<file path="config.mk">
export PLATFORM = sky130hd
export DESIGN_NAME = cpu
export DESIGN_NICKNAME = cpu
export VERILOG_FILES = /design/flow/design.v
export SDC_FILE = /design/flow/constraint.sdc
export NUM_CORES = 4
export LEC_CHECK = 0
export CAP_MARGIN = 20
export CORE_MARGIN = 2
export CORE_UTILIZATION = 40
export CTS_CLUSTER_SIZE = 28
export HOLD_SLACK_MARGIN = 0.18
export SLEW_MARGIN = 20
</file>
<file path="constraint.sdc">
create_clock -name core_clock -period 10.0 [get_ports {clk}]
set_input_delay 2.0000 -clock core_clock [delete_from_list [all_inputs] [get_ports {clk}]]
set_output_delay 2.0000 -clock core_clock [all_outputs]
set_load 0.01 [all_outputs]
</file>
<file path="design.v">
module alu(
    input   wire    [4:0]   opcode,
    input   wire    [15:0]  a,
    input   wire    [15:0]  b,
    output  logic   [15:0]  out
);
always_comb begin
    casez (opcode)
        5'd0:    out = a + b;
        5'd1:    out = a - b;
        5'd2:    out = $signed(a) * $signed(b);
        5'd3:    out = a & b;
        5'd4:     out = a | b;
        5'd5:    out = a ^ b;
        5'd6:    out = a << b;
        5'd7:    out = a >> b;
        5'd8:   out = $signed(a) >>> b;
        5'd9:     out = 16'(a == b);
        5'd10:    out = 16'(a != b);
        5'd11:     out = 16'($signed(a) < $signed(b));
        5'd12:     out = 16'($signed(a) <= $signed(b));
        5'd13:     out = 16'($signed(a) > $signed(b));
        5'd14:     out = 16'($signed(a) >= $signed(b));
        5'd15:    out = 16'(a < b);
        default: out = 16'b0;
    endcase
end
endmodule
module stack
#(
    parameter WIDTH = 5,  
    parameter SIZE  = 32
)
(
    input wire clk,
    input wire [WIDTH-1:0] mem_dout_addr0,
    output wire [15:0] mem_dout0,
    input wire [WIDTH-1:0] mem_dout_addr1,
    output wire [15:0] mem_dout1,
    input wire we,
    input wire [WIDTH-1:0] mem_din_addr,
    input wire [15:0] mem_din
);
reg [15:0] data [SIZE-1:0];
always @(posedge clk) begin
    if (we) begin
        data[mem_din_addr] <= mem_din;
    end
end
assign mem_dout0 = data[mem_dout_addr0];  
assign mem_dout1 = data[mem_dout_addr1];  
endmodule
module rstack
#(
    parameter WIDTH         = 4,
    parameter SIZE          = 16,
    parameter DATA_WIDTH    = 13
)
(
    input   wire                    clk,
    input   wire [WIDTH-1:0]        mem_dout_addr,
    output  wire [DATA_WIDTH-1:0]   mem_dout,
    input   wire                    we,
    input   wire [WIDTH-1:0]        mem_din_addr,
    input   wire [DATA_WIDTH-1:0]   mem_din
);
reg [DATA_WIDTH-1:0] data [SIZE-1:0];
always @(posedge clk) begin
    if (we) begin
        data[mem_din_addr] <= mem_din;
    end
end
assign mem_dout = data[mem_dout_addr];  
endmodule
module cpu
#(
    parameter CODE_ADDR_WIDTH   = 13,
    parameter DATA_ADDR_WIDTH   = 13,
    parameter STACK_DEPTH       = 5,
    parameter RSTACK_DEPTH      = 4,
    parameter FP                = (1 << 13) - (1 << 6) * 6 - 16 - 16 * 4
)
(
    input   wire                        clk,
    input   wire                        reset,           
    input   wire                        resume,          
    output  wire [CODE_ADDR_WIDTH-1:0]  code_addr,       
    input   wire [15:0]                 instruction,     
    output  wire [DATA_ADDR_WIDTH-1:0]  mem_addr,        
    input   wire [15:0]                 mem_din,         
    output  wire                        mem_dout_we,     
    output  wire [15:0]                 mem_dout         
);
reg     [STACK_DEPTH-1:0] sp;    
logic   [STACK_DEPTH-1:0] sp_new;
wire    [STACK_DEPTH-1:0] sp_plus_1  = sp + 1;
wire    [STACK_DEPTH-1:0] sp_minus_1 = sp - 1;
wire    [15:0] stack_top;        
logic   [15:0] stack_top_new;
wire    [15:0] stack_pre_top;    
logic write_to_stack;            
stack #(
    .WIDTH(STACK_DEPTH),
    .SIZE(1 << STACK_DEPTH)
)
stack(
    .clk(clk),
    .mem_dout_addr0(sp),
    .mem_dout0(stack_top),
    .mem_dout_addr1(sp_minus_1),
    .mem_dout1(stack_pre_top),
    .we(write_to_stack),
    .mem_din_addr(sp_new),
    .mem_din(stack_top_new)
);
reg     [RSTACK_DEPTH-1:0] rsp;              
logic   [RSTACK_DEPTH-1:0] rsp_new;
reg     [CODE_ADDR_WIDTH-1:0] rstack_top;    
logic   [CODE_ADDR_WIDTH-1:0] rstack_top_new;
logic write_to_rstack;                       
rstack #(
    .WIDTH(RSTACK_DEPTH),
    .SIZE(1 << RSTACK_DEPTH),
    .DATA_WIDTH(CODE_ADDR_WIDTH)
)
rstack(
    .clk(clk),
    .mem_dout_addr(rsp),
    .mem_dout(rstack_top),
    .we(write_to_rstack),
    .mem_din_addr(rsp_new),
    .mem_din(rstack_top_new)
);
wire [15:0] instr       = reset ? 18944 : instruction;  
wire [15:0] instr_simm9 = {{7{instr[8]}}, instr[8:0]};
wire [15:0] instr_imm13 = {3'b0, instr[12:0]};
wire [4:0]  opcode      = instr[14:10];
wire cmd_type   = instr[15];     
wire mode       = instr[9];      
reg     [CODE_ADDR_WIDTH-1:0] pc;    
logic   [CODE_ADDR_WIDTH-1:0] pc_new;
wire    [CODE_ADDR_WIDTH-1:0] pc_plus_1 = pc + 1;
wire    [CODE_ADDR_WIDTH-1:0] pc_jz     = (~|stack_top) ? instr_imm13[12:0] : pc_plus_1;
reg     [DATA_ADDR_WIDTH-1:0] fp;    
logic   [DATA_ADDR_WIDTH-1:0] fp_new;
reg     wait_flag;
logic   wait_flag_new;
assign code_addr = pc_new;
wire [DATA_ADDR_WIDTH-1:0] mem_abs_addr =  (mode ?
                                            fp :
                                            stack_top[DATA_ADDR_WIDTH-1:0]
                                            ) + instr_simm9[DATA_ADDR_WIDTH-1:0];
assign mem_dout_we   = (!cmd_type && opcode == 5'd17) ? 1'b1 : 1'b0;
assign mem_dout      = mode ? stack_top : stack_pre_top;
assign mem_addr = mem_abs_addr;
wire [15:0] alu_x = mode ? stack_top : stack_pre_top;
wire [15:0] alu_y = mode ? instr_simm9 : stack_top;
wire [15:0] alu_out;
wire is_alu = !cmd_type && opcode < 5'd16;
alu alu(
    .opcode(opcode),
    .a(alu_x),
    .b(alu_y),
    .out(alu_out)
);
always_comb begin
    casez ({cmd_type, opcode, wait_flag, resume})
        8'b?_??_???_?_1:     pc_new = pc_plus_1;          
        8'b?_??_???_1_0,                                  
        {1'b0, 5'd23, 2'b0}: pc_new = pc;                 
        8'b1_00_???_0_0,                                  
        8'b1_10_???_0_0:     pc_new = instr_imm13[12:0];  
        8'b1_01_???_0_0:     pc_new = pc_jz;              
        {1'b0, 5'd20, 2'b0}:  pc_new = rstack_top;         
        default:             pc_new = pc_plus_1;
    endcase
end
always_comb begin
    case ({cmd_type, opcode})
        {1'b0, 5'd18}: fp_new = fp - instr_simm9[DATA_ADDR_WIDTH-1:0];
        {1'b0, 5'd20}:    fp_new = fp + instr_simm9[DATA_ADDR_WIDTH-1:0];
        {1'b0, 5'd19}: fp_new = stack_top[DATA_ADDR_WIDTH-1:0];
        default:         fp_new = fp;
    endcase
end
always_comb begin
    casez ({cmd_type, opcode})
        6'b1_10_???: rstack_top_new = pc_plus_1;  
        default:     rstack_top_new = DATA_ADDR_WIDTH'('x);
    endcase
end
always_comb begin
    casez ({cmd_type, opcode})
        6'b1_10_???:  rsp_new = rsp + 1;  
        {1'b0, 5'd20}: rsp_new = rsp - 1;
        default:      rsp_new = rsp;
    endcase
end
always_comb begin
    casez ({cmd_type, opcode})
        6'b1_10_???: write_to_rstack = 1'b1;  
        default:     write_to_rstack = 1'b0;
    endcase
end
always_comb begin
    casez ({cmd_type, is_alu, opcode})
        {2'b00, 5'd16},
        7'b01?????:         sp_new = mode ? sp : sp_minus_1;     
        {2'b00, 5'd17}:    sp_new = mode ? sp_minus_1 : sp - 2;
        {2'b00, 5'd19},
        {7'b10_01_???}:     sp_new = sp_minus_1;                 
        {2'b00, 5'd21},
        {2'b00, 5'd22},
        7'b10_11_???:       sp_new = sp_plus_1;                  
        default:            sp_new = sp;                         
    endcase
end
always_comb begin
    casez ({cmd_type, is_alu, opcode})
        7'b01?????:         stack_top_new = alu_out;         
        {2'b00, 5'd21}: stack_top_new = instr_simm9;
        {2'b00, 5'd22}:  stack_top_new = mem_din;
        7'b10_11_???:       stack_top_new = instr_imm13;     
        default:            stack_top_new = 16'bx;
    endcase
end
always_comb begin
    casez ({cmd_type, is_alu, opcode})
        7'b01?????,                                  
        {2'b00, 5'd21},
        {2'b00, 5'd22},
        7'b10_11_???:       write_to_stack = 1'b1;   
        default:            write_to_stack = 1'b0;
    endcase
end
always_comb begin
    casez({cmd_type, opcode, resume})
        {1'b0, 5'd23, 1'b0}: wait_flag_new = 1'b1;
        {7'b?_?????_1}:      wait_flag_new = 1'b0;
        default:             wait_flag_new = wait_flag;
    endcase
end
always_ff @(posedge clk) begin
    if (reset) begin
        pc  <= {CODE_ADDR_WIDTH{1'b1}};
        sp  <= STACK_DEPTH'(0);
        rsp <= RSTACK_DEPTH'(0);
        fp  <= DATA_ADDR_WIDTH'(FP);
        wait_flag <= 1'b0;
    end else begin
        pc  <= pc_new;
        sp  <= sp_new;
        rsp <= rsp_new;
        fp  <= fp_new;
        wait_flag <= wait_flag_new;
    end
end
endmodule
</file>
<file path="run.sh">
#!/bin/bash
# the make line also repeats each setting of config.mk as NAME=value (left out here)
make -C /OpenROAD-flow-scripts/flow DESIGN_CONFIG=/design/flow/config.mk WORK_HOME=/design/flow/orfs CLKGATE_MAP_FILE= finish
</file>
==> deck_impl_summary.md, run 1 <==
Flow Results at a Glance

Status
  – Outcome: finished clean

Clocking
  – Hold-fix buffers, CTS: 0
  – Total CTS buffers: 82
  – TritonCTS clock tree: built
  – Longest Clk Path Bufs: 3
  – Postcts setup bufs: 0
  – TritonCTS Sinks: 756
  – Clock-pin slew on the worst setup and hold paths: ~60 ps
  – CTS H-Tree Depth: 3
  – Clock Latency Late Sink: 670 ps
  – Clock Root Buffer: clkbuf_16
  – Resized Gates After CTS: 0

Synth
  – Area leader, netlist: edfxtp_1
  – Post-synthesis sequential area ratio: 0.499
  – Post-synth EDFFs: 720
  – Most frequent cell after synthesis: edfxtp_1
  – YS chip area: around 45000 um^2
  – Synth Warn #: 4
  – Synth Cell Area: 44800 um^2
  – # Cells Yosys: 3301
  – Synth Instances: 3301
  – Avg Cell Area, Syn: 13.6 um^2
  – Xor+xnor area frac: 0.0191
  – Commonest cells in the netlist: edfxtp_1, mux4_2, nor2_1, nand2_1, inv_1
  – Yosys top cell area share: 0.482
  – Syn Nets: 3563
  – Yosys aoi share: 0.0911
  – Commonest flop: edfxtp_1
  – Synth top area cells: edfxtp_1, mux4_2, ha_1, fa_1, mux2i_1
  – Adders+Majority by Area: 0.0773
  – Largest logic family: multiplexers
  – Mux cell area share after synthesis: 0.190
  – FFs w/ async S/R, synth: 0
  – FF+latch count, synth: 756
  – Simple share: 0.0773
  – Yosys cell types: about 100

Hold path
  – Hold Path End: fp[11]
  – HP Start: fp[11]
  – Hold path depth: 2
  – Worst hold path type: register to register

Power and ir drop
  – Sw frac: 0.405
  – Lkg Pwr: approximately 0.018 uW
  – Comb power frac: 0.490
  – Flop pwr share: 0.291
  – Cell area power density: around 270 nW/um^2
  – Clock Power Share: 0.219
  – Total power: 13600 uW
  – Leading power group: combinational cells
  – VDD IR-drop max: 0.499 mV
  – Total combinational power: 6660 uW
  – P_clk: 2980 uW
  – P_seq: between 3000 and 4000 uW
  – Psw: 5500 uW
  – Pint: 8090 uW

Floorplan
  – IO Count: between 70 and 80
  – FP Util: 0.404
  – Die width: 339 um
  – Core footprint: roughly 110000 um^2
  – DIE AREA: 115000 um^2
  – Rows: 122
  – Die height: 339 um

Placement
  – DP HPWL: roughly 110 mm
  – Port bufs: about 77
  – GP Congestion: ~1.0
  – Inst Count DP: 4873

Drt
  – Vias per std cell: 6.26
  – DRT iter0 DRCs: 4366
  – ANT nets after route: 0
  – Residual DRC count: 0
  – WL/cell: 30.4 um
  – Via count: 31.4k
  – DRT Pass-1 Iters: 6
  – WL final: around 150 mm

STA
  – Final Max-Slew Violation Tally: 0
  – RSZ-0062 raised after global routing: false
  – Worst Skew: 56.7 ps
  – Final Cycle Share: 0.961
  – Worst-margin pin slew: 1070 ps
  – Final-report hold violation count: 0
  – Fin crit period: 9610 ps
  – Setup TNS: 0 ps
  – Highest clock rate: 0.104 GHz
  – Relative slew slack: 0.282
  – Setup violators final: 0

Critical path
  – Crit path DAT: 9990 ps
  – Worst R2R Path Depth: 32
  – Reg2Reg Setup Slack: 390 ps
  – Slowest CP cell: ha_4
  – Slowest Stage Delay on Critical Path: 740 ps
  – Stages on worst setup path: 32
  – CP top delay family: adder cells
  – Critical Path End: stack.data[26][14]
  – CP startpoint: sp[1]
  – CP Class: register to register
  – Max FO, Critical Path: 32
  – Crit start category: register
  – Worst r2r dst: stack.data[26][14]
  – Buffer and inverter count on the worst path: 10
  – Worst reg2reg startpoint: sp[1]
  – Most used cell, CP: inv_1
  – Kind of end point of the critical path: register
  – WP data required: 10380 ps

GRT
  – Largest net degree at the start of global routing: around 110
  – Vias in the first global route: between 30k and 40k
  – Met3 global-route usage: 0.0530
  – Initial antenna violation count: 5
  – Met2 GRT Util: 0.403
  – GRT Total Usage: 0.262
  – First-pass GRT wire length: 218 mm
  – Routing usage on met1: 0.363
  – Busiest layer in global routing: met2
  – Total gr overflow: 0

Flow run
  – OpenROAD warning count: 64
  – Total of max-cap violations: 0

Layout
  – Fin cells: 5021
  – Synth-to-Final Area Change: 13.4%
  – Nets: 3731
  – Fillers: 9942
## metrics by stage
step                setup WS [ps]  area (um^2)  hold WS [ps]   util
floorplan                     396        44800           482      -
global placement              264        48100           500  0.434
detailed placement            210        48200           508  0.435
CTS                           344        50800           516  0.458
global route                 33.9        50800           541  0.458
finish                        395        50800           514  0.458
## per-layer routing
layer,vias to the layer above,wire [um],share of wire
met4,2,7060,0.046
li1,13100,-,-
met5,-,16,0.00010
met3,334,14700,0.096
met2,1842,69500,0.46
met1,16200,61500,0.40
## final cells by class
type	count	area [um^2]	share of cell area
flip-flops and latches	756	22400	0.440
multi-input cells	2114	20600	0.406
repair buffers	291	2470	0.0487
clock buffers	107	2210	0.0435
well taps	1488	1860	0.0366
inverters	224	841	0.0165
clock inverters	40	422	0.00830
diodes	1	2.50	0.0000493
==> run 2: changes to the inputs <==
CORE_UTILIZATION = 59   (was 40)
CTS_CLUSTER_SIZE = default   (was 28)
HOLD_SLACK_MARGIN = default   (was 0.18)
clock period = 5.4 ns   (was 10.0 ns; I/O delays follow)
==> deck_impl_summary.md, run 2 <==
Flow Results at a Glance

Synth
  – Most frequent cell after synthesis: edfxtp_1
  – Adders+Majority by Area: 0.0773
  – Area leader, netlist: edfxtp_1
  – FFs w/ async S/R, synth: 0
  – Commonest cells in the netlist: edfxtp_1, mux4_2, nor2_1, nand2_1, inv_1
  – Simple share: 0.0773
  – Synth Warn #: 4
  – Yosys aoi share: 0.0911
  – Avg Cell Area, Syn: about 14 um^2
  – Synth Instances: 3301
  – Xor+xnor area frac: 0.0191
  – Largest logic family: multiplexers
  – # Cells Yosys: 3301
  – Synth top area cells: edfxtp_1, mux4_2, ha_1, fa_1, mux2i_1
  – Commonest flop: edfxtp_1
  – YS chip area: approximately 45000 um^2
  – FF+latch count, synth: 756
  – Post-synthesis sequential area ratio: 0.499
  – Mux cell area share after synthesis: 0.190
  – Synth Cell Area: 44800 um^2
  – Post-synth EDFFs: a little over 700
  – Yosys cell types: 102
  – Syn Nets: 3563
  – Yosys top cell area share: 0.482

STA
  – Highest clock rate: 0.120 GHz
  – Worst Skew: between 40 and 50 ps
  – Fin crit period: 8350 ps
  – Worst-margin pin slew: 1080 ps
  – Final WS setup: -2950 ps
  – Setup violators final: 538
  – Setup TNS: -969100 ps
  – Final-report hold violation count: 0
  – Final Max-Slew Violation Tally: 0
  – Relative slew slack: 0.279
  – RSZ-0062 raised after global routing: true
  – Final Cycle Share: 1.55
  – Worst hold margin: between 500 and 600 ps

Placement
  – Place WS: -2980 ps
  – Port bufs: 77
  – DP HPWL: 119 mm
  – GP Congestion: 1.04

Power and ir drop
  – Total combinational power: 16200 uW
  – P_clk: 5500 uW
  – Comb power frac: 0.558
  – Clock Power Share: 0.190
  – VDD IR-drop max: around 0.74 mV
  – Leading power group: combinational cells
  – Pint: 17700 uW
  – Psw: around 11000 uW
  – Flop pwr share: 0.252
  – Cell area power density: 514 nW/um^2
  – Sw frac: 0.390
  – Lkg Pwr: 0.0211 uW
  – P_seq: ~7300 uW

Layout
  – Nets: 4326
  – Synth-to-Final Area Change: 25.9%
  – Fillers: between 4k and 5k

Clocking
  – Clock Root Buffer: clkbuf_16
  – Hold-fix buffers, CTS: 0
  – Total CTS buffers: 77
  – TritonCTS clock tree: built
  – CTS H-Tree Depth: 3
  – Longest Clk Path Bufs: 3
  – TritonCTS Sinks: 756
  – Clock Latency Late Sink: 680 ps
  – Clock-pin slew on the worst setup and hold paths: 70 ps

Flow run
  – Total of max-cap violations: 0
  – OpenROAD warning count: about 67

GRT
  – Vias in the first global route: 35.8k
  – First-pass GRT wire length: 244 mm
  – Largest net degree at the start of global routing: around 57
  – Initial antenna violation count: 3
  – GRT Total Usage: 0.436
  – Total gr overflow: 0

Critical path
  – Worst r2r dst: stack.data[12][15]
  – Critical Path End: stack.data[12][15]
  – Buffer and inverter count on the worst path: 7
  – Worst reg2reg startpoint: sp[0]
  – CP startpoint: sp[0]
  – Slowest Stage Delay on Critical Path: 570 ps
  – Worst R2R Path Depth: 29
  – WP data required: 5760 ps
  – Kind of end point of the critical path: register
  – CP Class: register to register
  – Max FO, Critical Path: 8
  – CP top delay family: adder cells
  – Crit start category: register
  – Slowest CP cell: mux4_2
  – Stages on worst setup path: 29
  – Reg2Reg Setup Slack: -2950 ps
  – Crit path DAT: about 8700 ps

Floorplan
  – Die width: 280 um
  – DIE AREA: 78200 um^2
  – IO Count: between 70 and 80
  – FP Util: 0.593
  – Core footprint: 75600 um^2
  – Rows: 101
  – Die height: 280 um

Drt
  – DRT iter0 DRCs: between 5k and 6k
  – DRT Pass-1 Iters: 8
  – Residual DRC count: 0
  – Via count: 35.9k
  – WL final: 171 mm
  – ANT nets after route: 0
  – WL/cell: 33.5 um
  – Vias per std cell: 7.05

Status
  – Outcome: failed layout checks
  – Fail Reasons: setup timing

Hold path
  – Hold path depth: 2
  – Worst hold path type: register to register
  – HP Start: fp[11]
  – Hold Path End: fp[11]
==> run 2: metal layers <==
layer	global-route usage	vias to the layer above	part of all wire
li1	-	14300	-
met1	0.561	17800	0.35
met2	0.683	3023	0.46
met3	0.0995	771	0.12
met4	0.260	2	0.075
met5	0	-	0.000076
==> run 2: layout make-up <==
type	instances	area, um^2	area share
clock inverters	42	581	0.0103
diodes	1	2.50	0.0000444
well taps	978	1220	0.0217
clock buffers	96	2020	0.0358
inverters	224	861	0.0153
flip-flops and latches	756	22400	0.396
multi-input cells	2117	21200	0.375
repair buffers	888	8190	0.145
==> run 2: repair_timing <==
| action | CTS | global route |
|---|---|---|
| gates resized | 78 | 23 |
| setup endpoints to repair | 537 | 538 |
| cloned | 9 | 4 |
| pin swaps | 28 | 24 |
| setup buffers | 41 | 13 |
==> run 2: through the flow <==
stage               area, um^2  power [uW]  instances   util
finish                   56400       29000       5102  0.747
global route             56400       30100       5101  0.747
CTS                      56100       28300       5083  0.742
detailed placement       52600       21800       4895  0.695
global placement         52600       21500       4895  0.695
floorplan                45200       15400       3301      -
==> run 3: changes to the inputs <==
ABC_AREA = 0   (was default)
CAP_MARGIN = 15   (was 20)
CELL_PAD_IN_SITES_GLOBAL_PLACEMENT = 0   (was default)
CORE_UTILIZATION = 70   (was 59)
CTS_CLUSTER_DIAMETER = 248   (was default)
CTS_CLUSTER_SIZE = 25   (was default)
GPL_ROUTABILITY_DRIVEN = 1   (was default)
GPL_TIMING_DRIVEN = 1   (was default)
HOLD_SLACK_MARGIN = 0.01   (was default)
MAX_ROUTING_LAYER = met4   (was default)
MIN_ROUTING_LAYER = met1   (was default)
SETUP_SLACK_MARGIN = -0.46   (was default)
TNS_END_PERCENT = 85   (was default)
clock period = 6.72 ns   (was 5.4 ns; I/O delays follow)
==> deck_impl_summary.md, run 3 <==
Physical Implementation Snapshot

Status
  – Outcome: aborted with a tool error
  – Stop stage: global routing (5_1_grt)
  – Err: [ERROR GRT-0116] Global routing finished with congestion. Check the congestion regions in the DRC Viewer.

Synth
  – Area leader, netlist: edfxtp_1
  – Post-synthesis sequential area ratio: 0.499
  – # Cells Yosys: between 3k and 4k
  – Synth Warn #: 4
  – Synth Cell Area: 44800 um^2
  – Yosys cell types: 102
  – YS chip area: between 40000 and 50000 um^2
  – Commonest cells in the netlist: edfxtp_1, mux4_2, nor2_1, nand2_1, inv_1
  – Most frequent cell after synthesis: edfxtp_1
  – Yosys top cell area share: 0.482
  – Avg Cell Area, Syn: 13.6 um^2
  – Syn Nets: roughly 3.6k
  – Post-synth EDFFs: 720
  – Simple share: 0.0773
  – Largest logic family: multiplexers
  – Synth Instances: between 3k and 4k
  – FF+latch count, synth: 756
  – Commonest flop: edfxtp_1
  – Mux cell area share after synthesis: 0.190
  – Xor+xnor area frac: 0.0191
  – FFs w/ async S/R, synth: 0
  – Synth top area cells: edfxtp_1, mux4_2, ha_1, fa_1, mux2i_1
  – Adders+Majority by Area: 0.0773
  – Yosys aoi share: 0.0911

Placement
  – Inst Count DP: 4566
  – GP Congestion: 1.11
  – DP HPWL: 128 mm
  – Port bufs: 77

Floorplan
  – Die width: ~260 um
  – DIE AREA: 66100 um^2
  – Rows: between 90 and 100
  – Core footprint: 63200 um^2
  – Die height: 257 um
  – FP Util: 0.709
  – IO Count: 78

Clocking
  – Total CTS buffers: 36
  – TritonCTS Sinks: 756
  – CTS H-Tree Depth: 2
  – Longest Clk Path Bufs: 3
  – Hold-fix buffers, CTS: 0
  – Clock Root Buffer: clkbuf_16

GRT
  – GRT Total Usage: 0.751
  – Total gr overflow: 140
[run 3: routing by layer]
| layer | global-route usage | GRT overflow |
|---|---|---|
| met1 | 0.770 | 2 |
| met2 | 0.887 | 75 |
| met3 | 0.592 | 3 |
| met4 | 0.673 | 60 |
| met5 | - | - |
[run 3: stage by stage]
stage                util  area (um^2)  worst slack (ps)
floorplan               -        45200             -1680
global placement    0.799        50500             -1610
detailed placement  0.799        50500             -2050
CTS                 0.826        52200             -1870
[run 3: timing repair]
item	in CTS
buffers inserted	15
endpoints found under the hold margin	0
cloned	9
resized	72
endpoints found under the setup margin	423
pin swaps	27
==> run 4: changes to the inputs <==
ABC_AREA = default   (was 0)
CAP_MARGIN = 20   (was 15)
CELL_PAD_IN_SITES_GLOBAL_PLACEMENT = default   (was 0)
CTS_CLUSTER_DIAMETER = default   (was 248)
CTS_CLUSTER_SIZE = 22   (was 25)
GPL_ROUTABILITY_DRIVEN = default   (was 1)
GPL_TIMING_DRIVEN = default   (was 1)
HOLD_SLACK_MARGIN = default   (was 0.01)
MAX_ROUTING_LAYER = default   (was met4)
MIN_ROUTING_LAYER = default   (was met1)
SETUP_SLACK_MARGIN = 1.1   (was -0.46)
TNS_END_PERCENT = default   (was 85)
clock period = 8.7 ns   (was 6.72 ns; I/O delays follow)
==> deck_impl_summary.md, run 4 <==
Physical Implementation Snapshot

Status
  – Outcome: aborted with a tool error
  – Stop stage: global routing (5_1_grt)
  – Err: [ERROR GRT-0116] Global routing finished with congestion. Check the congestion regions in the DRC Viewer.

Clocking
  – Total CTS buffers: approximately 76
  – Clock Root Buffer: clkbuf_16
  – TritonCTS Sinks: 756
  – Longest Clk Path Bufs: 3
  – CTS H-Tree Depth: 3

Placement
  – DP HPWL: 116 mm
  – Placed Area: 48400 um^2
  – GP Congestion: 1.05
  – Place WS: -186 ps
  – Inst Count DP: 4322
  – Port bufs: 77

GRT
  – GRT Total Usage: 0.694
  – Total gr overflow: 89

Synth
  – Mux cell area share after synthesis: 0.190
  – Most frequent cell after synthesis: edfxtp_1
  – Synth Instances: 3301
  – Yosys top cell area share: 0.482
  – Synth top area cells: edfxtp_1, mux4_2, ha_1, fa_1, mux2i_1
  – Commonest cells in the netlist: edfxtp_1, mux4_2, nor2_1, nand2_1, inv_1
  – FF+latch count, synth: 756
  – Synth Warn #: 4
  – # Cells Yosys: 3301
  – Commonest flop: edfxtp_1
  – Post-synth EDFFs: a little over 700
  – Xor+xnor area frac: 0.0191
  – Yosys aoi share: 0.0911
  – Avg Cell Area, Syn: 13.6 um^2
  – YS chip area: 44800 um^2
  – Yosys cell types: 102
  – Post-synthesis sequential area ratio: 0.499
  – FFs w/ async S/R, synth: 0
  – Area leader, netlist: edfxtp_1
  – Simple share: 0.0773
  – Syn Nets: 3563
  – Adders+Majority by Area: 0.0773
  – Synth Cell Area: between 40000 and 50000 um^2
  – Largest logic family: multiplexers

Floorplan
  – Rows: between 90 and 100
  – Die width: between 200 and 300 um
  – IO Count: 78
  – FP Util: 0.709
  – DIE AREA: between 60000 and 70000 um^2
  – Core footprint: 63200 um^2
  – Die height: between 200 and 300 um
[run 4: repair_timing]
action	in CTS
setup endpoints to repair	363
endpoints found under the hold margin	0
pin swaps	24
hold buffers	0
gates cloned	9
gates resized	75
buffers inserted	34
[run 4: metrics by stage]
stage | TNS, ps | total power, uW
2_1_floorplan | 0 | 9560
3_3_place_gp | -1740 | 12300
3_5_place_dp | -14610 | 12600
4_1_cts | 0 | 16700
[run 4: metal layers]
layer | overflow | global-route usage
met1 | 3 | 0.729
met2 | 41 | 0.859
met3 | 0 | 0.533
met4 | 45 | 0.619
met5 | 0 | 0.257
==> run 5: changes to the inputs <==
CORE_UTILIZATION = 69   (was 70)
CTS_CLUSTER_SIZE = 37   (was 22)
SETUP_SLACK_MARGIN = default   (was 1.1)
clock period = 7.96 ns   (was 8.7 ns; I/O delays follow)
==> deck_impl_summary.md, run 5 <==
Physical Implementation Snapshot

Status
  – Outcome: aborted with a tool error
  – Stop stage: global routing (5_1_grt)
  – Err: [ERROR GRT-0116] Global routing finished with congestion. Check the congestion regions in the DRC Viewer.

Synth
  – Synth Warn #: 4
  – Adders+Majority by Area: 0.0773
  – Syn Nets: 3563
  – Commonest cells in the netlist: edfxtp_1, mux4_2, nor2_1, nand2_1, inv_1
  – FF+latch count, synth: 756
  – Post-synthesis sequential area ratio: 0.499
  – Area leader, netlist: edfxtp_1
  – Yosys cell types: ~100
  – Commonest flop: edfxtp_1
  – Avg Cell Area, Syn: between 10 and 15 um^2
  – Xor+xnor area frac: 0.0191
  – Synth Cell Area: ~45000 um^2
  – Synth Instances: 3301
  – Simple share: 0.0773
  – Most frequent cell after synthesis: edfxtp_1
  – # Cells Yosys: approximately 3.3k
  – Largest logic family: multiplexers
  – Post-synth EDFFs: 720
  – YS chip area: ~45000 um^2
  – Synth top area cells: edfxtp_1, mux4_2, ha_1, fa_1, mux2i_1
  – FFs w/ async S/R, synth: 0
  – Yosys aoi share: 0.0911
  – Mux cell area share after synthesis: 0.190
  – Yosys top cell area share: 0.482

GRT
  – Total gr overflow: around 170
  – GRT Total Usage: 0.702

Floorplan
  – Die height: ~260 um
  – Core footprint: about 64000 um^2
  – Rows: 93
  – FP Util: 0.696
  – IO Count: 78
  – Die width: 259 um
  – DIE AREA: 67000 um^2

Placement
  – Inst Count DP: 4485
  – Port bufs: 77
  – GP Congestion: around 1.1
  – Placed Area: 49800 um^2
  – Place WS: -970 ps
  – DP HPWL: 120 mm

Clocking
  – TritonCTS Sinks: 756
  – Total CTS buffers: between 70 and 80
  – Longest Clk Path Bufs: 3
  – CTS H-Tree Depth: 3
  – Clock Root Buffer: clkbuf_16
run 5: what timing repair did:
item	4_1_cts
gates cloned	9
buffers inserted	36
hold buffers	0
resized	107
pin swaps	32
setup endpoints to repair	228
run 5: metal layers:
layer | GRT usage | overflow
met1 | 0.740 | 2
met2 | 0.877 | 70
met3 | 0.525 | 8
met4 | 0.637 | 87
met5 | 0.222 | 0
run 5: metrics by stage:
| step | setup TNS (ps) | util |
|---|---|---|
| after floorplan | -29740 | - |
| after global placement | -115920 | 0.775 |
| after detailed placement | -160300 | 0.775 |
| after CTS | -31870 | 0.829 |
==> run 6: changes to the inputs <==
CORE_UTILIZATION = 70   (was 69)
CTS_CLUSTER_SIZE = 48   (was 37)
SETUP_SLACK_MARGIN = 2.62   (was default)
clock period = 9.99 ns   (was 7.96 ns; I/O delays follow)
==> deck_impl_summary.md, run 6 <==
Physical Implementation Snapshot

Status
  – Outcome: aborted with a tool error
  – Stop stage: global routing (5_1_grt)
  – Err: [ERROR GRT-0116] Global routing finished with congestion. Check the congestion regions in the DRC Viewer.

Synth
  – Largest logic family: multiplexers
  – Simple share: 0.0773
  – # Cells Yosys: between 3k and 4k
  – Yosys top cell area share: 0.482
  – Yosys cell types: 102
  – Commonest flop: edfxtp_1
  – Mux cell area share after synthesis: 0.190
  – Area leader, netlist: edfxtp_1
  – Synth Instances: 3301
  – FF+latch count, synth: 756
  – Adders+Majority by Area: 0.0773
  – FFs w/ async S/R, synth: 0
  – Yosys aoi share: 0.0911
  – Commonest cells in the netlist: edfxtp_1, mux4_2, nor2_1, nand2_1, inv_1
  – Post-synthesis sequential area ratio: 0.499
  – Synth Cell Area: around 45000 um^2
  – Avg Cell Area, Syn: ~14 um^2
  – Synth top area cells: edfxtp_1, mux4_2, ha_1, fa_1, mux2i_1
  – Xor+xnor area frac: 0.0191
  – Syn Nets: 3563
  – Synth Warn #: 4
  – Post-synth EDFFs: roughly 720
  – YS chip area: between 40000 and 50000 um^2
  – Most frequent cell after synthesis: edfxtp_1

Floorplan
  – Core footprint: 63200 um^2
  – DIE AREA: ~66000 um^2
  – IO Count: roughly 80
  – Die width: 257 um
  – FP Util: 0.709
  – Die height: about 260 um
  – Rows: approximately 90

Clocking
  – Longest Clk Path Bufs: 3
  – TritonCTS Sinks: 756
  – Hold-fix buffers, CTS: 0
  – Total CTS buffers: 75
  – CTS H-Tree Depth: 3
  – Clock Root Buffer: clkbuf_16

GRT
  – Total gr overflow: 136
  – GRT Total Usage: 0.735

Placement
  – GP Congestion: 1.08
  – DP HPWL: 110 mm
  – Place WS: 354 ps
  – Port bufs: 77
-- run 6: repair_timing --
action	CTS
gates cloned	32
endpoints found under the setup margin	673
pin swaps	61
buffers inserted	147
resized	257
-- run 6: layer usage --
metal	global-route usage	overflow
met3	0.590	8
met2	0.891	73
met4	0.666	47
met5	0.344	5
met1	0.760	3
-- run 6: metrics by stage --
stage | cells | cell area [um^2] | util | total power (uW)
floorplan | 3301 | 45300 | - | 8350
global placement | 4177 | 47300 | 0.748 | 10300
detailed placement | 4177 | 47300 | 0.748 | 10500
CTS | 4495 | 52700 | 0.833 | 14600
==> run 7: changes to the inputs <==
ABC_AREA = 1   (was default)
CORE_ASPECT_RATIO = 0.52   (was default)
CORE_MARGIN = 5   (was 2)
CTS_CLUSTER_SIZE = 41   (was 48)
GPL_ROUTABILITY_DRIVEN = 1   (was default)
PLACE_DENSITY_LB_ADDON = 0.11   (was default)
SETUP_SLACK_MARGIN = -0.51   (was 2.62)
clock period = 15.6 ns   (was 9.99 ns; I/O delays follow)
==> deck_impl_summary.md, run 7 <==
Flow Results at a Glance

GRT
  – GRT Total Usage: 0.437
  – First-pass GRT wire length: 243 mm
  – Initial antenna violation count: 3
  – Total gr overflow: 0
  – Largest net degree at the start of global routing: 160
  – Vias in the first global route: 40.3k

Critical path
  – CP startpoint: reset
  – Worst reg2reg startpoint: sp[0]
  – Max FO, Critical Path: 37
  – Worst R2R Path Depth: 33
  – Buffer and inverter count on the worst path: 10
  – CP top delay family: simple AND/OR/NAND/NOR gates
  – Most used cell, CP: inv_1
  – Crit path DAT: 11830 ps
  – Stages on worst setup path: 32
  – Slowest Stage Delay on Critical Path: 830 ps
  – Critical Path End: stack.data[16][11]
  – Reg2Reg Setup Slack: between 4000 and 5000 ps
  – Crit start category: input pin
  – Worst r2r dst: stack.data[22][14]
  – WP data required: 15660 ps
  – Slowest CP cell: nand3_1
  – CP Class: input pin to register
  – Kind of end point of the critical path: register

STA
  – Final Cycle Share: 0.755
  – RSZ-0062 raised after global routing: false
  – Highest clock rate: 0.0849 GHz
  – Setup violators final: 0
  – Worst Skew: 47.7 ps
  – Relative slew slack: 0.213
  – Fin crit period: 11770 ps
  – Final Max-Slew Violation Tally: 0
  – Setup TNS: 0 ps
  – Final-report hold violation count: 0
  – Worst-margin pin slew: 1180 ps

Status
  – Outcome: finished clean

Synth
  – Synth Warn #: 4
  – Commonest cells in the netlist: nand2_1, edfxtp_1, nand3_1, nor2_1, inv_1
  – Xor+xnor area frac: 0.00991
  – Synth top area cells: edfxtp_1, nand2_1, nand3_1, nor2_1, inv_1
  – FFs w/ async S/R, synth: 0
  – Yosys aoi share: 0.104
  – Yosys top cell area share: 0.454
  – Simple share: 0.264
  – Mux cell area share after synthesis: 0.000421
  – Post-synth EDFFs: 720
  – Adders+Majority by Area: 0.0728
  – # Cells Yosys: 5814
  – Area leader, netlist: edfxtp_1
  – Post-synthesis sequential area ratio: 0.470
  – YS chip area: 47600 um^2
  – Yosys cell types: 61
  – FF+latch count, synth: about 760
  – Commonest flop: edfxtp_1
  – Synth Cell Area: 47600 um^2
  – Most frequent cell after synthesis: nand2_1
  – Avg Cell Area, Syn: 8.18 um^2
  – Largest logic family: simple AND/OR/NAND/NOR gates
  – Syn Nets: 6076
  – Synth Instances: about 5.8k

Power and ir drop
  – Cell area power density: 151 nW/um^2
  – Flop pwr share: 0.325
  – P_seq: approximately 2500 uW
  – Pint: around 4400 uW
  – P_clk: about 1600 uW
  – Psw: 3360 uW
  – Sw frac: 0.436
  – VDD IR-drop max: approximately 0.15 mV
  – Clock Power Share: 0.211
  – Comb power frac: 0.464
  – Leading power group: combinational cells
  – Lkg Pwr: 0.0215 uW
  – Total combinational power: between 3000 and 4000 uW

Hold path
  – Hold Path End: fp[7]
  – Hold path depth: 2
  – Worst hold path type: register to register
  – HP Start: fp[7]

Placement
  – Port bufs: 77
  – Placed Area: ~49000 um^2
  – DP HPWL: approximately 110 mm
  – GP Congestion: 1.04

Drt
  – DRT iter0 DRCs: 9289
  – Via count: 44.1k
  – DRT Pass-1 Iters: 10
  – ANT nets after route: 0
  – Residual DRC count: 0
  – WL final: around 160 mm
  – WL/cell: 24.3 um
  – Vias per std cell: 6.56

Clocking
  – Clock Root Buffer: clkbuf_16
  – Postcts setup bufs: 0
  – Longest Clk Path Bufs: 3
  – Clock-pin slew on the worst setup and hold paths: 70 ps
  – Resized Gates After CTS: 0
  – TritonCTS clock tree: built
  – TritonCTS Sinks: about 760
  – Total CTS buffers: approximately 66
  – Clock Latency Late Sink: 670 ps
  – CTS H-Tree Depth: 3
  – Hold-fix buffers, CTS: 0

Floorplan
  – DIE AREA: between 70000 and 80000 um^2
  – Rows: 68
  – IO Count: around 80
  – Die height: 198 um
  – Core footprint: 66800 um^2
  – Die width: 372 um
  – FP Util: 0.712

Layout
  – Nets: 6030
  – Fillers: 4759
  – Synth-to-Final Area Change: 7.17%
  – Fin area: 51000 um^2

Flow run
  – Total of max-cap violations: 0
  – OpenROAD warning count: 71
[run 7: final cells by class]
class | instances | area [um^2] | share of cell area
well taps | 910 | 1140 | 0.0223
clock inverters | 38 | 379 | 0.00743
repair buffers | 199 | 1700 | 0.0333
flip-flops and latches | 756 | 22400 | 0.438
inverters | 551 | 2090 | 0.0409
multi-input cells | 4194 | 21600 | 0.424
diodes | 1 | 2.50 | 0.0000491
clock buffers | 77 | 1700 | 0.0334
[run 7: metal layers]
layer / track usage / part of all wire
met1: 0.628 / 0.37
met2: 0.585 / 0.39
met3: 0.195 / 0.20
met4: 0.161 / 0.043
met5: 0.00192 / 0.00021
[run 7: metrics by stage]
stage	std cells	power [uW]	util	hold slack (ps)	setup WS [ps]
2_1_floorplan	5814	4810	-	463	5030
3_3_place_gp	6610	5880	0.732	489	3340
3_5_place_dp	6610	5950	0.732	494	3090
4_1_cts	6725	7550	0.763	503	3800
5_1_grt	6725	8110	0.763	529	3490
6_report	6726	7720	0.763	507	3830
==> run 8: changes to the inputs <==
ABC_AREA = default   (was 1)
CORE_ASPECT_RATIO = default   (was 0.52)
CORE_MARGIN = 2   (was 5)
CORE_UTILIZATION = 61   (was 70)
CTS_CLUSTER_SIZE = 44   (was 41)
GPL_ROUTABILITY_DRIVEN = default   (was 1)
HOLD_SLACK_MARGIN = 0.29   (was default)
PLACE_DENSITY_LB_ADDON = 0.02   (was 0.11)
SETUP_SLACK_MARGIN = 1.52   (was -0.51)
clock period = 5.4 ns   (was 15.6 ns; I/O delays follow)
==> deck_impl_summary.md, run 8 <==
Flow Results at a Glance

Synth
  – Area leader, netlist: edfxtp_1
  – # Cells Yosys: 3301
  – Yosys aoi share: 0.0911
  – Post-synth EDFFs: 720
  – Commonest cells in the netlist: edfxtp_1, mux4_2, nor2_1, nand2_1, inv_1
  – Simple share: 0.0773
  – FF+latch count, synth: 756
  – YS chip area: 44800 um^2
  – Largest logic family: multiplexers
  – Synth top area cells: edfxtp_1, mux4_2, ha_1, fa_1, mux2i_1
  – Commonest flop: edfxtp_1
  – Mux cell area share after synthesis: 0.190
  – Most frequent cell after synthesis: edfxtp_1
  – Synth Instances: 3301
  – Synth Warn #: 4
  – Syn Nets: 3563
  – Yosys cell types: around 100
  – Yosys top cell area share: 0.482
  – Xor+xnor area frac: 0.0191
  – FFs w/ async S/R, synth: 0
  – Avg Cell Area, Syn: about 14 um^2
  – Synth Cell Area: 44800 um^2
  – Post-synthesis sequential area ratio: 0.499
  – Adders+Majority by Area: 0.0773

Power and ir drop
  – Comb power frac: 0.569
  – Leading power group: combinational cells
  – Clock Power Share: 0.188
  – P_seq: 7330 uW
  – Total combinational power: 17200 uW
  – Sw frac: 0.399
  – P_clk: about 5700 uW
  – Psw: 12000 uW
  – Pint: 18100 uW
  – Cell area power density: 531 nW/um^2
  – Lkg Pwr: between 0.02 and 0.025 uW
  – Flop pwr share: 0.243
  – VDD IR-drop max: slightly below 0.9 mV

STA
  – Worst-margin pin slew: 1080 ps
  – Final Cycle Share: 1.54
  – Highest clock rate: approximately 0.12 GHz
  – Final WS setup: -2940 ps
  – Relative slew slack: 0.272
  – RSZ-0062 raised after global routing: true
  – Final-report hold violation count: 0
  – Worst Skew: 49.8 ps
  – Setup violators final: 539
  – Setup TNS: -1020200 ps
  – Final Max-Slew Violation Tally: 0
  – Fin crit period: ~8300 ps

Floorplan
  – DIE AREA: 75600 um^2
  – Rows: between 90 and 100
  – Die width: roughly 280 um
  – IO Count: 78
  – Core footprint: around 73000 um^2
  – Die height: between 200 and 300 um
  – FP Util: 0.615

Drt
  – Vias per std cell: 7.37
  – WL/cell: between 30 and 40 um
  – WL final: 187 mm
  – Residual DRC count: 0
  – DRT iter0 DRCs: roughly 6.5k
  – ANT nets after route: 0
  – Met1 WL: just under 60 mm
  – Met2 routed WL: slightly above 80 mm
  – Max Used Layer: met5
  – DRT Pass-1 Iters: 12
  – Via count: 37.7k
  – WL met3: 27.9 mm

Hold path
  – Hold path depth: 2
  – Worst hold path type: register to register
  – HP Start: fp[7]
  – Hold Path End: fp[7]

Layout
  – Nets: between 4k and 5k
  – Synth-to-Final Area Change: 26.7%
  – Final core occ: 0.779

GRT
  – Largest net degree at the start of global routing: 50
  – Initial antenna violation count: 7
  – Vias in the first global route: roughly 37k
  – Total gr overflow: 0
  – GRT Total Usage: 0.484
  – First-pass GRT wire length: 259 mm

Clocking
  – Total CTS buffers: about 77
  – CTS H-Tree Depth: 3
  – Clock Latency Late Sink: 660 ps
  – Longest Clk Path Bufs: 3
  – Clock Root Buffer: clkbuf_16
  – Clock-pin slew on the worst setup and hold paths: 70 ps
  – TritonCTS clock tree: built
  – Hold-fix buffers, CTS: 0
  – TritonCTS Sinks: 756

Critical path
  – Worst R2R Path Depth: 32
  – Buffer and inverter count on the worst path: 9
  – CP startpoint: sp[0]
  – Crit start category: register
  – CP Class: register to register
  – Reg2Reg Setup Slack: -2940 ps
  – Crit path DAT: 8690 ps
  – Worst reg2reg startpoint: sp[0]
  – Critical Path End: stack.data[0][15]
  – Stages on worst setup path: 32
  – Slowest CP cell: mux4_2
  – WP data required: 5750 ps
  – Kind of end point of the critical path: register
  – Worst r2r dst: stack.data[0][15]
  – Max FO, Critical Path: 8
  – Most used cell, CP: xnor2_1
  – CP top delay family: adder cells
  – Slowest Stage Delay on Critical Path: 560 ps

Placement
  – GP Congestion: 1.06
  – DP HPWL: 121 mm
  – Port bufs: about 77

Status
  – Outcome: failed layout checks
  – Fail Reasons: setup timing

Flow run
  – Total of max-cap violations: 0
  – OpenROAD warning count: 65
run 8: area by class of cell:
class / instances / area [um^2]
Clock inverter: 48 / 632
Multi-Input combinational cell: 2117 / 21300
Antenna cell: 4 / 10.0
Inverter: 224 / 880
Clock buffer: 93 / 2010
Sequential cell: 756 / 22400
Timing Repair Buffer: 915 / 8380
Fill cell: 4042 / 16100
Tap cell: 959 / 1200
run 8: metrics by stage:
step	setup WS, ps	total power [uW]	area [um^2]	hold slack (ps)	std cells
after floorplan	-3000	15400	45200	482	3301
after global placement	-2920	21600	52700	499	4908
after CTS	-2800	28900	56400	522	5099
final	-2940	30100	56800	525	5116
after detailed placement	-3010	22000	52700	512	4908
after global routing	-3160	31100	56800	541	5113
run 8: what timing repair did:
action	in CTS	in global routing
gates resized	124	39
pin swaps	39	18
buffers inserted	43	7
gates cloned	7	6
setup endpoints to repair	1297	1299
run 8: layer usage:
layer,up-vias,GRT usage
met5,-,0.00627
met4,6,0.335
met3,1181,0.157
met2,3927,0.737
met1,18300,0.590
li1,14300,-
==> run 9: changes to the inputs <==
CORE_UTILIZATION = 66   (was 61)
CTS_CLUSTER_SIZE = default   (was 44)
HOLD_SLACK_MARGIN = default   (was 0.29)
PLACE_DENSITY_LB_ADDON = default   (was 0.02)
SETUP_SLACK_MARGIN = -0.48   (was 1.52)
clock period = 7.89 ns   (was 5.4 ns; I/O delays follow)
==> deck_impl_summary.md, run 9 <==
Physical Implementation Snapshot

Placement
  – Port bufs: 77
  – Inst Count DP: 4516
  – DP HPWL: 119 mm
  – Placed Area: approximately 50000 um^2
  – GP Congestion: 1.06
  – Place WS: -886 ps

Synth
  – Synth Warn #: 4
  – Largest logic family: multiplexers
  – Syn Nets: 3563
  – Yosys top cell area share: 0.482
  – FF+latch count, synth: 756
  – Simple share: 0.0773
  – Post-synth EDFFs: around 700
  – Yosys cell types: 102
  – Synth Cell Area: about 45000 um^2
  – Adders+Majority by Area: 0.0773
  – Synth Instances: 3301
  – Yosys aoi share: 0.0911
  – # Cells Yosys: 3301
  – Most frequent cell after synthesis: edfxtp_1
  – Synth top area cells: edfxtp_1, mux4_2, ha_1, fa_1, mux2i_1
  – Area leader, netlist: edfxtp_1
  – Xor+xnor area frac: 0.0191
  – Avg Cell Area, Syn: around 14 um^2
  – YS chip area: 44800 um^2
  – Mux cell area share after synthesis: 0.190
  – Commonest flop: edfxtp_1
  – Commonest cells in the netlist: edfxtp_1, mux4_2, nor2_1, nand2_1, inv_1
  – Post-synthesis sequential area ratio: 0.499
  – FFs w/ async S/R, synth: 0

Floorplan
  – FP Util: 0.667
  – Die height: between 200 and 300 um
  – IO Count: roughly 80
  – Die width: between 200 and 300 um
  – Rows: 95
  – Core footprint: 67200 um^2
  – DIE AREA: 70000 um^2

Status
  – Outcome: aborted with a tool error
  – Err: [ERROR GRT-0232] Routing congestion too high. Check the congestion heatmap in the GUI.
  – Stop stage: global routing (5_1_grt)

Clocking
  – Clock Root Buffer: clkbuf_16
  – Longest Clk Path Bufs: 3
  – Total CTS buffers: 75
  – TritonCTS Sinks: 756
  – CTS H-Tree Depth: 3

GRT
  – Total gr overflow: 12
  – GRT Total Usage: 0.620
[run 9: per-layer routing]
layer / overflow / GRT usage
met1: 0 / 0.664
met5: 0 / 0.130
met4: 6 / 0.537
met2: 5 / 0.829
met3: 1 / 0.404
[run 9: repair_timing]
item / in CTS
setup buffers: 23
gates resized: 34
cloned: 7
pin swaps: 15
setup endpoints to repair: 84
hold buffers: 0
[run 9: metrics by stage]
stage	util	hold slack (ps)
after floorplan	-	482
after global placement	0.746	507
after detailed placement	0.746	516
after CTS	0.790	540
==> run 10: changes to the inputs <==
ABC_AREA = 0   (was default)
CELL_PAD_IN_SITES_GLOBAL_PLACEMENT = 3   (was default)
CORE_MARGIN = 5   (was 2)
CORE_UTILIZATION = 56   (was 66)
CTS_CLUSTER_DIAMETER = 114   (was default)
CTS_CLUSTER_SIZE = 76   (was default)
GPL_ROUTABILITY_DRIVEN = 1   (was default)
GPL_TIMING_DRIVEN = 0   (was default)
HOLD_SLACK_MARGIN = 0.01   (was default)
MAX_ROUTING_LAYER = met4   (was default)
MIN_ROUTING_LAYER = met2   (was default)
PLACE_DENSITY = 0.68   (was default)
SETUP_SLACK_MARGIN = -0.5   (was -0.48)
TNS_END_PERCENT = 55   (was default)
clock period = 15.2 ns   (was 7.89 ns; I/O delays follow)
==> deck_impl_summary.md, run 10 <==
Physical Implementation Snapshot

Synth
  – Avg Cell Area, Syn: 13.6 um^2
  – Commonest cells in the netlist: edfxtp_1, mux4_2, nor2_1, nand2_1, inv_1
  – YS chip area: ~45000 um^2
  – Simple share: 0.0773
  – Commonest flop: edfxtp_1
  – Largest logic family: multiplexers
  – Synth Warn #: 4
  – Yosys aoi share: 0.0911
  – Most frequent cell after synthesis: edfxtp_1
  – FF+latch count, synth: 756
  – # Cells Yosys: 3301
  – Adders+Majority by Area: 0.0773
  – Yosys cell types: just over 100
  – FFs w/ async S/R, synth: 0
  – Area leader, netlist: edfxtp_1
  – Syn Nets: 3563
  – Mux cell area share after synthesis: 0.190
  – Xor+xnor area frac: 0.0191
  – Synth Cell Area: 44800 um^2
  – Synth Instances: ~3.3k
  – Post-synthesis sequential area ratio: 0.499
  – Post-synth EDFFs: 720
  – Yosys top cell area share: 0.482
  – Synth top area cells: edfxtp_1, mux4_2, ha_1, fa_1, mux2i_1

Floorplan
  – Die width: around 290 um
  – DIE AREA: 85800 um^2
  – FP Util: 0.566
  – Core footprint: 79100 um^2
  – Die height: approximately 290 um
  – IO Count: 78
  – Rows: 103

Status
  – Outcome: aborted with a tool error
  – Stop stage: global placement (3_3_place_gp)
  – Err: [ERROR GPL-0301] Utilization 100.722 % exceeds 100%.
==> run 11: changes to the inputs <==
CELL_PAD_IN_SITES_DETAIL_PLACEMENT = 1   (was default)
CTS_CLUSTER_DIAMETER = 275   (was 114)
GPL_ROUTABILITY_DRIVEN = 0   (was 1)
HOLD_SLACK_MARGIN = 0.09   (was 0.01)
MAX_ROUTING_LAYER = met5   (was met4)
SLEW_MARGIN = 5   (was 20)
==> deck_impl_summary.md, run 11 <==
Physical Implementation Snapshot

Synth
  – Commonest cells in the netlist: edfxtp_1, mux4_2, nor2_1, nand2_1, inv_1
  – Syn Nets: 3563
  – Commonest flop: edfxtp_1
  – Largest logic family: multiplexers
  – FF+latch count, synth: between 700 and 800
  – Synth Instances: 3301
  – Yosys cell types: about 100
  – Post-synthesis sequential area ratio: 0.499
  – Most frequent cell after synthesis: edfxtp_1
  – Mux cell area share after synthesis: 0.190
  – Adders+Majority by Area: 0.0773
  – YS chip area: 44800 um^2
  – Simple share: 0.0773
  – Synth Cell Area: 44800 um^2
  – Synth Warn #: 4
  – Post-synth EDFFs: about 720
  – FFs w/ async S/R, synth: 0
  – Area leader, netlist: edfxtp_1
  – # Cells Yosys: 3301
  – Xor+xnor area frac: 0.0191
  – Avg Cell Area, Syn: 13.6 um^2
  – Yosys aoi share: 0.0911
  – Yosys top cell area share: 0.482
  – Synth top area cells: edfxtp_1, mux4_2, ha_1, fa_1, mux2i_1

Floorplan
  – DIE AREA: 85800 um^2
  – Core footprint: 79100 um^2
  – IO Count: between 70 and 80
  – Rows: about 100
  – Die width: approximately 290 um
  – Die height: between 200 and 300 um
  – FP Util: 0.566

Status
  – Stop stage: global placement (3_3_place_gp)
  – Err: [ERROR GPL-0301] Utilization 100.722 % exceeds 100%.
  – Outcome: aborted with a tool error
==> run 12: changes to the inputs <==
ABC_AREA = default   (was 0)
CAP_MARGIN = 10   (was 20)
CELL_PAD_IN_SITES_DETAIL_PLACEMENT = 2   (was 1)
CELL_PAD_IN_SITES_GLOBAL_PLACEMENT = 0   (was 3)
CORE_ASPECT_RATIO = 0.56   (was default)
CORE_MARGIN = 4   (was 5)
CORE_UTILIZATION = 52   (was 56)
CTS_CLUSTER_DIAMETER = 97   (was 275)
CTS_CLUSTER_SIZE = default   (was 76)
GPL_TIMING_DRIVEN = 1   (was 0)
HOLD_SLACK_MARGIN = default   (was 0.09)
MAX_ROUTING_LAYER = default   (was met5)
PLACE_DENSITY = 0.88   (was 0.68)
SETUP_SLACK_MARGIN = -0.07   (was -0.5)
SLEW_MARGIN = 15   (was 5)
TNS_END_PERCENT = default   (was 55)
clock period = 10.8 ns   (was 15.2 ns; I/O delays follow)
==> deck_impl_summary.md, run 12 <==
Physical Implementation Snapshot

Status
  – Outcome: aborted with a tool error
  – Stop stage: global routing (5_1_grt)
  – Err: [ERROR GRT-0116] Global routing finished with congestion. Check the congestion regions in the DRC Viewer.

Synth
  – Commonest cells in the netlist: edfxtp_1, mux4_2, nor2_1, nand2_1, inv_1
  – Synth Cell Area: 44800 um^2
  – Synth Warn #: 4
  – Area leader, netlist: edfxtp_1
  – Most frequent cell after synthesis: edfxtp_1
  – Simple share: 0.0773
  – Synth Instances: 3301
  – Yosys top cell area share: 0.482
  – FF+latch count, synth: 756
  – Xor+xnor area frac: 0.0191
  – Adders+Majority by Area: 0.0773
  – Synth top area cells: edfxtp_1, mux4_2, ha_1, fa_1, mux2i_1
  – # Cells Yosys: 3301
  – FFs w/ async S/R, synth: 0
  – Post-synthesis sequential area ratio: 0.499
  – Commonest flop: edfxtp_1
  – Largest logic family: multiplexers
  – Yosys aoi share: 0.0911
  – Mux cell area share after synthesis: 0.190
  – YS chip area: about 45000 um^2
  – Post-synth EDFFs: 720
  – Avg Cell Area, Syn: about 14 um^2
  – Yosys cell types: around 100
  – Syn Nets: between 3k and 4k

GRT
  – GRT Total Usage: 1.06
  – Total gr overflow: 6183

Floorplan
  – DIE AREA: 91100 um^2
  – FP Util: 0.525
  – Core footprint: approximately 85000 um^2
  – Die height: 228 um
  – Die width: 400 um
  – IO Count: 78
  – Rows: ~80

Clocking
  – Longest Clk Path Bufs: 3
  – Hold-fix buffers, CTS: 0
  – Total CTS buffers: 73
  – TritonCTS Sinks: 756
  – CTS H-Tree Depth: 3
  – Clock Root Buffer: clkbuf_16

Placement
  – Port bufs: a little under 80
  – DP HPWL: 197 mm
  – Inst Count DP: around 4.5k
  – Place WS: -1100 ps
  – Placed Area: 47200 um^2
run 12: routing by layer:
| metal | overflow | GRT usage |
|---|---|---|
| met2 | 2105 | 1.05 |
| met4 | 855 | 0.962 |
| met5 | 405 | 1.09 |
| met1 | - | - |
| met3 | 2818 | 1.14 |
run 12: timing repair:
item	4_1_cts
gates cloned	1
pin swaps	2
resized	35
endpoints found under the setup margin	100
setup buffers	6
run 12: metrics by stage:
| step | hold slack (ps) | utilization | TNS [ps] |
|---|---|---|---|
| 2_1_floorplan | 482 | - | 0 |
| 3_3_place_gp | 496 | 0.554 | 0 |
| 3_5_place_dp | 629 | 0.554 | -49860 |
| 4_1_cts | 637 | 0.584 | -1420 |
==> run 13: changes to the inputs <==
CAP_MARGIN = 20   (was 10)
CELL_PAD_IN_SITES_DETAIL_PLACEMENT = default   (was 2)
CELL_PAD_IN_SITES_GLOBAL_PLACEMENT = default   (was 0)
CORE_ASPECT_RATIO = default   (was 0.56)
CORE_MARGIN = 2   (was 4)
CORE_UTILIZATION = 65   (was 52)
CTS_CLUSTER_DIAMETER = default   (was 97)
CTS_CLUSTER_SIZE = 44   (was default)
GPL_ROUTABILITY_DRIVEN = default   (was 0)
GPL_TIMING_DRIVEN = default   (was 1)
MIN_ROUTING_LAYER = default   (was met2)
PLACE_DENSITY = default   (was 0.88)
PLACE_DENSITY_LB_ADDON = 0.04   (was default)
SETUP_SLACK_MARGIN = 1.56   (was -0.07)
SLEW_MARGIN = 20   (was 15)
clock period = 5.4 ns   (was 10.8 ns; I/O delays follow)
==> deck_impl_summary.md, run 13 <==
Physical Implementation Snapshot

Synth
  – Synth Cell Area: 44800 um^2
  – Simple share: 0.0773
  – Syn Nets: 3563
  – Largest logic family: multiplexers
  – Commonest flop: edfxtp_1
  – Avg Cell Area, Syn: 13.6 um^2
  – Synth top area cells: edfxtp_1, mux4_2, ha_1, fa_1, mux2i_1
  – Most frequent cell after synthesis: edfxtp_1
  – Adders+Majority by Area: 0.0773
  – FFs w/ async S/R, synth: 0
  – # Cells Yosys: 3301
  – FF+latch count, synth: 756
  – Synth Instances: 3301
  – Yosys cell types: ~100
  – Synth Warn #: 4
  – Yosys aoi share: 0.0911
  – Post-synthesis sequential area ratio: 0.499
  – Commonest cells in the netlist: edfxtp_1, mux4_2, nor2_1, nand2_1, inv_1
  – Xor+xnor area frac: 0.0191
  – Area leader, netlist: edfxtp_1
  – YS chip area: roughly 45000 um^2
  – Yosys top cell area share: 0.482
  – Post-synth EDFFs: 720
  – Mux cell area share after synthesis: 0.190

Status
  – Err: [ERROR GRT-0116] Global routing finished with congestion. Check the congestion regions in the DRC Viewer.
  – Stop stage: global routing (5_1_grt)
  – Outcome: aborted with a tool error

Clocking
  – Total CTS buffers: 77
  – CTS H-Tree Depth: 3
  – Longest Clk Path Bufs: 3
  – Hold-fix buffers, CTS: 0
  – Clock Root Buffer: clkbuf_16
  – TritonCTS Sinks: 756

Placement
  – Place WS: -3040 ps
  – Port bufs: 77
  – GP Congestion: about 1.1
  – DP HPWL: 126 mm
  – Inst Count DP: 4782
  – Placed Area: 52100 um^2

Floorplan
  – DIE AREA: 71100 um^2
  – Core footprint: 68500 um^2
  – Die height: 267 um
  – IO Count: around 78
  – FP Util: 0.655
  – Die width: around 270 um
  – Rows: 96

GRT
  – Total gr overflow: about 230
  – GRT Total Usage: 0.707
run 13: routing by layer:
| layer | GRT usage | overflow |
|---|---|---|
| met4 | 0.637 | 92 |
| met3 | 0.540 | 9 |
| met1 | 0.739 | 5 |
| met2 | 0.878 | 125 |
| met5 | 0.236 | 1 |
run 13: what timing repair did:
action	CTS
buffers inserted	45
pin swaps	30
endpoints found under the setup margin	1296
cloned	12
gates resized	109
run 13: per-stage QoR:
stage                     power [uW]  setup TNS [ps]
after floorplan                15400        -1019240
after global placement         21500        -1007110
after detailed placement       22000        -1091380
after CTS                      29000         -966560
==> run 14: changes to the inputs <==
CTS_CLUSTER_SIZE = 37   (was 44)
HOLD_SLACK_MARGIN = 0.27   (was default)
PLACE_DENSITY_LB_ADDON = default   (was 0.04)
SETUP_SLACK_MARGIN = default   (was 1.56)
==> deck_impl_summary.md, run 14 <==
Physical Implementation Snapshot

Status
  – Outcome: aborted with a tool error
  – Stop stage: global routing (5_1_grt)
  – Err: [ERROR GRT-0116] Global routing finished with congestion. Check the congestion regions in the DRC Viewer.

Synth
  – Largest logic family: multiplexers
  – Syn Nets: 3563
  – Xor+xnor area frac: 0.0191
  – Post-synth EDFFs: 720
  – Post-synthesis sequential area ratio: 0.499
  – FF+latch count, synth: 756
  – Commonest cells in the netlist: edfxtp_1, mux4_2, nor2_1, nand2_1, inv_1
  – Mux cell area share after synthesis: 0.190
  – FFs w/ async S/R, synth: 0
  – Yosys top cell area share: 0.482
  – YS chip area: about 45000 um^2
  – Most frequent cell after synthesis: edfxtp_1
  – Yosys cell types: 102
  – Synth Instances: 3301
  – Area leader, netlist: edfxtp_1
  – Yosys aoi share: 0.0911
  – Adders+Majority by Area: 0.0773
  – Synth Warn #: 4
  – Synth Cell Area: between 40000 and 50000 um^2
  – Synth top area cells: edfxtp_1, mux4_2, ha_1, fa_1, mux2i_1
  – # Cells Yosys: ~3.3k
  – Avg Cell Area, Syn: 13.6 um^2
  – Commonest flop: edfxtp_1
  – Simple share: 0.0773

Placement
  – GP Congestion: 1.05
  – DP HPWL: 130 mm
  – Inst Count DP: ~4.8k
  – Port bufs: 77
  – Placed Area: about 52000 um^2

Floorplan
  – Die height: 267 um
  – Rows: approximately 96
  – Core footprint: 68500 um^2
  – IO Count: between 70 and 80
  – Die width: ~270 um
  – FP Util: 0.655
  – DIE AREA: 71100 um^2

Clocking
  – Total CTS buffers: 77
  – TritonCTS Sinks: 756
  – Longest Clk Path Bufs: 3
  – CTS H-Tree Depth: 3
  – Clock Root Buffer: clkbuf_16
  – Hold-fix buffers, CTS: 0

GRT
  – Total gr overflow: 141
  – GRT Total Usage: 0.699
-- run 14: through the flow --
step / setup WS [ps] / util
after CTS: -2800 / 0.817
after detailed placement: -3150 / 0.762
after global placement: -2900 / 0.762
after floorplan: -3000 / -
-- run 14: what timing repair did --
action                                  in CTS
pin swaps                                   38
endpoints found under the setup margin     509
resized                                    107
setup buffers                               60
gates cloned                                14
-- run 14: per-layer routing --
metal,global-route usage,GRT overflow
met3,0.537,1
met4,0.626,61
met2,0.866,78
met1,0.733,1
met5,0.236,0
==> run 15: changes to the inputs <==
CORE_UTILIZATION = 68   (was 65)
CTS_CLUSTER_SIZE = 24   (was 37)
HOLD_SLACK_MARGIN = default   (was 0.27)
clock period = 7.92 ns   (was 5.4 ns; I/O delays follow)
==> deck_impl_summary.md, run 15 <==
Physical Implementation Snapshot

Synth
  – Synth Warn #: 4
  – Avg Cell Area, Syn: 13.6 um^2
  – Commonest flop: edfxtp_1
  – Yosys aoi share: 0.0911
  – Synth Instances: about 3.3k
  – Commonest cells in the netlist: edfxtp_1, mux4_2, nor2_1, nand2_1, inv_1
  – Post-synth EDFFs: 720
  – FFs w/ async S/R, synth: 0
  – Area leader, netlist: edfxtp_1
  – Synth top area cells: edfxtp_1, mux4_2, ha_1, fa_1, mux2i_1
  – Adders+Majority by Area: 0.0773
  – Simple share: 0.0773
  – YS chip area: 44800 um^2
  – # Cells Yosys: 3301
  – Most frequent cell after synthesis: edfxtp_1
  – Yosys top cell area share: 0.482
  – Yosys cell types: 102
  – Largest logic family: multiplexers
  – Syn Nets: roughly 3.6k
  – Post-synthesis sequential area ratio: 0.499
  – FF+latch count, synth: 756
  – Mux cell area share after synthesis: 0.190
  – Xor+xnor area frac: 0.0191
  – Synth Cell Area: 44800 um^2

Floorplan
  – IO Count: 78
  – Die height: 261 um
  – DIE AREA: 68000 um^2
  – Rows: ~94
  – FP Util: 0.684
  – Die width: roughly 260 um
  – Core footprint: around 66000 um^2

Placement
  – Port bufs: between 70 and 80
  – Placed Area: 49800 um^2
  – DP HPWL: 120 mm
  – GP Congestion: between 1 and 1.5
  – Place WS: -723 ps

Clocking
  – CTS H-Tree Depth: 3
  – TritonCTS Sinks: 756
  – Longest Clk Path Bufs: 3
  – Total CTS buffers: about 75
  – Clock Root Buffer: clkbuf_16
  – Hold-fix buffers, CTS: 0

GRT
  – Total gr overflow: between 150 and 200
  – GRT Total Usage: 0.698

Status
  – Stop stage: global routing (5_1_grt)
  – Err: [ERROR GRT-0116] Global routing finished with congestion. Check the congestion regions in the DRC Viewer.
  – Outcome: aborted with a tool error
==> run 15: repair_timing <==
item / 4_1_cts
cloned: 13
pin swaps: 32
resized: 113
buffers inserted: 44
setup endpoints to repair: 293
==> run 15: through the flow <==
| step | std cells | setup TNS [ps] | hold WS [ps] | utilization |
|---|---|---|---|---|
| floorplan | 3301 | -36140 | 482 | - |
| detailed placement | 4485 | -113570 | 511 | 0.760 |
| CTS | 4677 | -34260 | 528 | 0.817 |
| global placement | 4485 | -80670 | 503 | 0.760 |
==> run 15: routing by layer <==
layer / GRT overflow / track usage
met1: 1 / 0.722
met2: 96 / 0.872
met3: 4 / 0.531
met4: 82 / 0.652
met5: 0 / 0.214
Power is estimated from default activity; no workload was simulated.
